## run A
Design top, start of the top module:
module top(clk, rst_n, in, valid_in, last_in, out, valid_out, last_out, ready);
	input wire clk, rst_n;
	input wire [32-1:0] in;
	input wire valid_in, last_in;
	output wire [32-1:0] out;
	output wire valid_out, last_out;
	output wire ready;
	wire [32-1:0] out0, out1, out2, out3;
	wire valid_out0, valid_out1, valid_out2, valid_out3;
	wire last_out0, last_out1, last_out2, last_out3;
two tw0(.clk(clk), .rst_n(rst_n), .in(in), .valid_in(valid_in), .last_in(last_in), .out(out0), .valid_out(valid_out0), .last_out(last_out0), .ready(ready));
four f0(.clk(clk), .rst_n(rst_n), .in(out0), .valid_in(valid_out0), .last_in(last_out0), .out(out1), .valid_out(valid_out1), .last_out(last_out1));
eight e0(.clk(clk), .rst_n(rst_n), .in(out1), .valid_in(valid_out1), .last_in(last_out1), .out(out2), .valid_out(valid_out2), .last_out(last_out2));
steen s0(.clk(clk), .rst_n(rst_n), .in(out2), .valid_in(valid_out2), .last_in(last_out2), .out(out3), .valid_out(valid_out3), .last_out(last_out3));
thtwo t0(.clk(clk), .rst_n(rst_n), .in(out3), .valid_in(valid_out3), .last_in(last_out3), .out(out), .valid_out(valid_out), .last_out(last_out));
endmodule
Size in the first run: about 8,600 cells after synthesis, roughly 2,200 flip-flops, ~71 I/O pins, about 96,000 sq um of cells after synthesis.
make LEC_CHECK=0 ABC_AREA=1 CAP_MARGIN=15 CELL_PAD_IN_SITES_GLOBAL_PLACEMENT=1 CORE_ASPECT_RATIO=1.68 CORE_MARGIN=2 CORE_UTILIZATION=57 CTS_CLUSTER_DIAMETER=196 GPL_ROUTABILITY_DRIVEN=0 GPL_TIMING_DRIVEN=0 MAX_ROUTING_LAYER=met4 MIN_ROUTING_LAYER=met1 PLACE_DENSITY_LB_ADDON=0.09 SETUP_SLACK_MARGIN=1.01 SLEW_MARGIN=25 finish   # period 11.0 ns
run.sh (not shown) runs the stock make flow with config.mk's settings and CLKGATE_MAP_FILE=.
Input-level comparison between run B and run A:
- a deleted GPL_ROUTABILITY_DRIVEN that had been 0
- a deleted ABC_AREA that had been 1
- a deleted SETUP_SLACK_MARGIN that had been 1.01
- a deleted CORE_ASPECT_RATIO that had been 1.68
- a deleted MIN_ROUTING_LAYER that had been met1
- a deleted CELL_PAD_IN_SITES_GLOBAL_PLACEMENT that had been 1
- a change of CAP_MARGIN from 15 to 20
- a change of SLEW_MARGIN from 25 to 20
- a deleted PLACE_DENSITY_LB_ADDON that had been 0.09
- a change of CORE_UTILIZATION from 57 to 71
- a deleted GPL_TIMING_DRIVEN that had been 0
- a deleted MAX_ROUTING_LAYER that had been met4
- a change of CTS_CLUSTER_DIAMETER from 196 to 212
- a change of the clock period (ns, I/O delays scaled along) from 11.0 to 5.41
==> results <==
Run B vs. run A: fraction of area in non-clock buffers has decreased, overall routed net length has decreased, total power has increased. The flow did not stop early for run B: all stages ran, and the layout cleared the timing, design-rule and antenna checks.
> inputs changed (run B -> run C)
- SETUP_SLACK_MARGIN: unset -> -0.34
- ABC_AREA: unset -> 1
- CAP_MARGIN: 20 -> 35
- CTS_CLUSTER_SIZE: unset -> 15
- CORE_UTILIZATION: 71 -> 72
- the clock period (ns, I/O delays scaled along): 5.41 -> 3.45
### Flow results
Run C has average via count per standard cell below what run B had.
Compared with run B, run C shows a post-synth area from yosys stat that is 2600 sq um higher.
Compared with run B, run C shows a lower final hold slack.
In run C the implementation completed, yet the final layout does not meet the checks, the culprit being setup timing.
Looking at global-route wire length before repair, run C sits 21% higher than run B does.
Relative to run B, sequential fraction of total cell area has gone down in run C.
Run C against run B: final standard cell utilization of the core went up, power in sequential cells increased 56%, clock period minus worst slack lost 990 ps, non-clock buffer instance count of the final layout rose by 230%.
Re number of pins exceeding their max-slew limit in the final report: no difference whatsoever between run C and run B.
Setup changes, run C to run D
- a change of SLEW_MARGIN from 20 to 25
- a deleted CTS_CLUSTER_DIAMETER that had been 212
- a change of CORE_UTILIZATION from 72 to 57
- a change of CAP_MARGIN from 35 to 20
- a change of SETUP_SLACK_MARGIN from -0.34 to -0.07
- a deleted CTS_CLUSTER_SIZE that had been 15
- a deleted ABC_AREA that had been 1
- a change of the clock period (ns, I/O delays scaled along) from 3.45 to 8.0
==> comparison <==
Summary of run D over run C: number of antenna violations at the first check in global routing now smaller, cell depth of the worst flop-to-flop path now sits lower, die area shows an increase of about 23%, part of the power in the clock network +6.4 points.
Run D vs run C — total cell area reported by yosys after synthesis dropped 2.7%.
Run D: flow completed, timing, DRC and antenna clean
Here is what was changed in the inputs of run E compared with run D.
- changing CORE_UTILIZATION from 57 to 71
- removing SETUP_SLACK_MARGIN (formerly -0.07)
- setting CTS_CLUSTER_SIZE to 22 for the first time
- changing SLEW_MARGIN from 25 to 20
- changing the clock period (ns, I/O delays scaled along) from 8.0 to 3.43
Findings:
Run E: die size 20% below run D. The worst min-delay path class comes out input port to flop in one run and flop to flop in the other, namely in run E and run D respectively. What the final checks of run E revealed, after a flow that finished every stage, was a layout that fails on setup timing. Run D went all the way through the flow, and no timing, DRC or antenna check failed. Diff run D -> run E: sequential fraction of total cell area dropped 4.7 points; number of antenna violations at the first check in global routing climbed 23; maximum frequency from static timing analysis climbed about 22%. In the flow results for run D and run E, the count of antenna diodes in the layout is smaller on run D.

========
Starting RTL as in the previous note.
clock: 5.59 ns
lec_check: 0
cap_margin: 0
cell_pad_in_sites_detail_placement: 2
core_aspect_ratio: 0.66
core_margin: 8
core_utilization: 71
cts_cluster_diameter: 176
cts_cluster_size: 88
gpl_routability_driven: 0
gpl_timing_driven: 0
max_routing_layer: met4
place_density_lb_addon: 0.26
setup_slack_margin: -0.41
slew_margin: 10
The baseline failed in 3_5_place_dp.
Rerun with:
==> flow/config.mk (replaced) <==
export PLATFORM = sky130hd
export DESIGN_NAME = top
export DESIGN_NICKNAME = top
export VERILOG_FILES = /design/flow/design.v
export SDC_FILE = /design/flow/constraint.sdc
export NUM_CORES = 4
export LEC_CHECK = 0
export CAP_MARGIN = 40
export CELL_PAD_IN_SITES_DETAIL_PLACEMENT = 2
export CELL_PAD_IN_SITES_GLOBAL_PLACEMENT = 3
export CORE_MARGIN = 7
export CORE_UTILIZATION = 38
export CTS_CLUSTER_SIZE = 21
export GPL_ROUTABILITY_DRIVEN = 0
export GPL_TIMING_DRIVEN = 0
export MIN_ROUTING_LAYER = met1
export PLACE_DENSITY = 0.95
export SETUP_SLACK_MARGIN = 1.2
export SLEW_MARGIN = 20
export TNS_END_PERCENT = 70
==> flow/constraint.sdc (replaced) <==
create_clock -name core_clock -period 8.0 [get_ports {clk}]
set_input_delay 1.6000 -clock core_clock [delete_from_list [all_inputs] [get_ports {clk}]]
set_output_delay 1.6000 -clock core_clock [all_outputs]
set_load 0.01 [all_outputs]
The new run completed without violations.
Area after synthesis does not change.
Synthesized cell count does not change.
Die size goes up by 81%.
Rerun with:
--- a/flow/config.mk
+++ b/flow/config.mk
@@ -11,9 +11,9 @@
 export CORE_MARGIN = 7
-export CORE_UTILIZATION = 38
+export CORE_UTILIZATION = 62
 export CTS_CLUSTER_SIZE = 21
-export GPL_ROUTABILITY_DRIVEN = 0
+export GPL_ROUTABILITY_DRIVEN = 1
 export GPL_TIMING_DRIVEN = 0
+export HOLD_SLACK_MARGIN = 0.28
 export MIN_ROUTING_LAYER = met1
 export PLACE_DENSITY = 0.95
-export SETUP_SLACK_MARGIN = 1.2
 export SLEW_MARGIN = 20
What happened:
- Now the flow aborted during 3_5_place_dp
- die size decreases by well over a third
- synthesized area stays the same
- synthesized cell count does not change

========
Setup of gamma:
top again, from the RTL that the note above started with.
clock: 3.45 ns
lec_check: 0
abc_area: 1
cap_margin: 0
core_margin: 2
core_utilization: 72
cts_cluster_diameter: 212
cts_cluster_size: 15
place_density: 0.38
setup_slack_margin: -0.34
slew_margin: 20
The flow for gamma finished, though final verification flagged setup timing.
[inputs] beta vs gamma
Settings: CTS_CLUSTER_DIAMETER no longer set, was 212; CORE_UTILIZATION now 40, was 72; PLACE_DENSITY no longer set, was 0.38; ABC_AREA no longer set, was 1; CTS_CLUSTER_SIZE no longer set, was 15; CAP_MARGIN now 20, was 0; SETUP_SLACK_MARGIN now 0.25, was -0.34; the clock period (ns, I/O delays scaled along) now 6.17, was 3.45.
beta: done, clean on timing, DRC and antenna
Number of logic inverters in the finished layout shrinks by more than half when moving from gamma to beta.
beta vs gamma — reported sequential group power dropped 44%.
beta reports its highest-delay cell along the critical path as sky130_fd_sc_hd__or4_1 while gamma reports sky130_fd_sc_hd__dfxtp_4.
When the final numbers for beta and gamma were put side by side, the share of total power in combinational logic turned out to be smaller in gamma.
On area fraction of clock buffers and clock inverters: beta sits above gamma.
In the route summary, beta ends up with a via count below that of gamma.

========
top again, from the RTL that the note above started with.
clock: 3.45 ns
lec_check: 0
abc_area: 1
cap_margin: 40
core_margin: 2
core_utilization: 72
cts_cluster_diameter: 212
cts_cluster_size: 15
place_density: 0.38
setup_slack_margin: -0.34
slew_margin: 20
The starting point finished with negative setup slack left.
Change:
CAP_MARGIN = 0   (was 40)
CORE_ASPECT_RATIO = 0.91   (was not set)
CTS_CLUSTER_DIAMETER = not set   (was 212)
CTS_CLUSTER_SIZE = 25   (was 15)
HOLD_SLACK_MARGIN = 0.3   (was not set)
PLACE_DENSITY = not set   (was 0.38)
PLACE_DENSITY_LB_ADDON = 0.02   (was not set)
SETUP_SLACK_MARGIN = 1.0   (was -0.34)
clock period = 3.43 ns   (was 3.45 ns; I/O delays follow)
After rerunning: The new run reached the layout checks and failed them: negative setup slack; via count grows by 6.0%; worst setup slack loses 0.059 ns; critical path depth went up by 1.
Change:
ABC_AREA = not set   (was 1)
CAP_MARGIN = 10   (was 0)
CORE_ASPECT_RATIO = not set   (was 0.91)
CTS_CLUSTER_SIZE = 59   (was 25)
HOLD_SLACK_MARGIN = not set   (was 0.3)
PLACE_DENSITY_LB_ADDON = 0.0   (was 0.02)
SETUP_SLACK_MARGIN = 1.21   (was 1.0)
clock period = 4.15 ns   (was 3.43 ns; I/O delays follow)
=> The changed run produced a layout that fails on negative setup slack. Combinational power increases by about 100%. Synthesized area fell by about 2.7%. Total power decreases by 15%. Setup slack gets better by 0.38 ns. Final cell count drops by about 30%. Worst hold slack improved by 0.017 ns. First-iteration DRC count goes down by about 34%. Die size fell by about 2.6%. Utilization came out lower by 1.7 points. Design area came out lower by about 5%. Via count shrinks by 27%.
Power figures rest on the tool's default switching activity, not on a simulated workload.
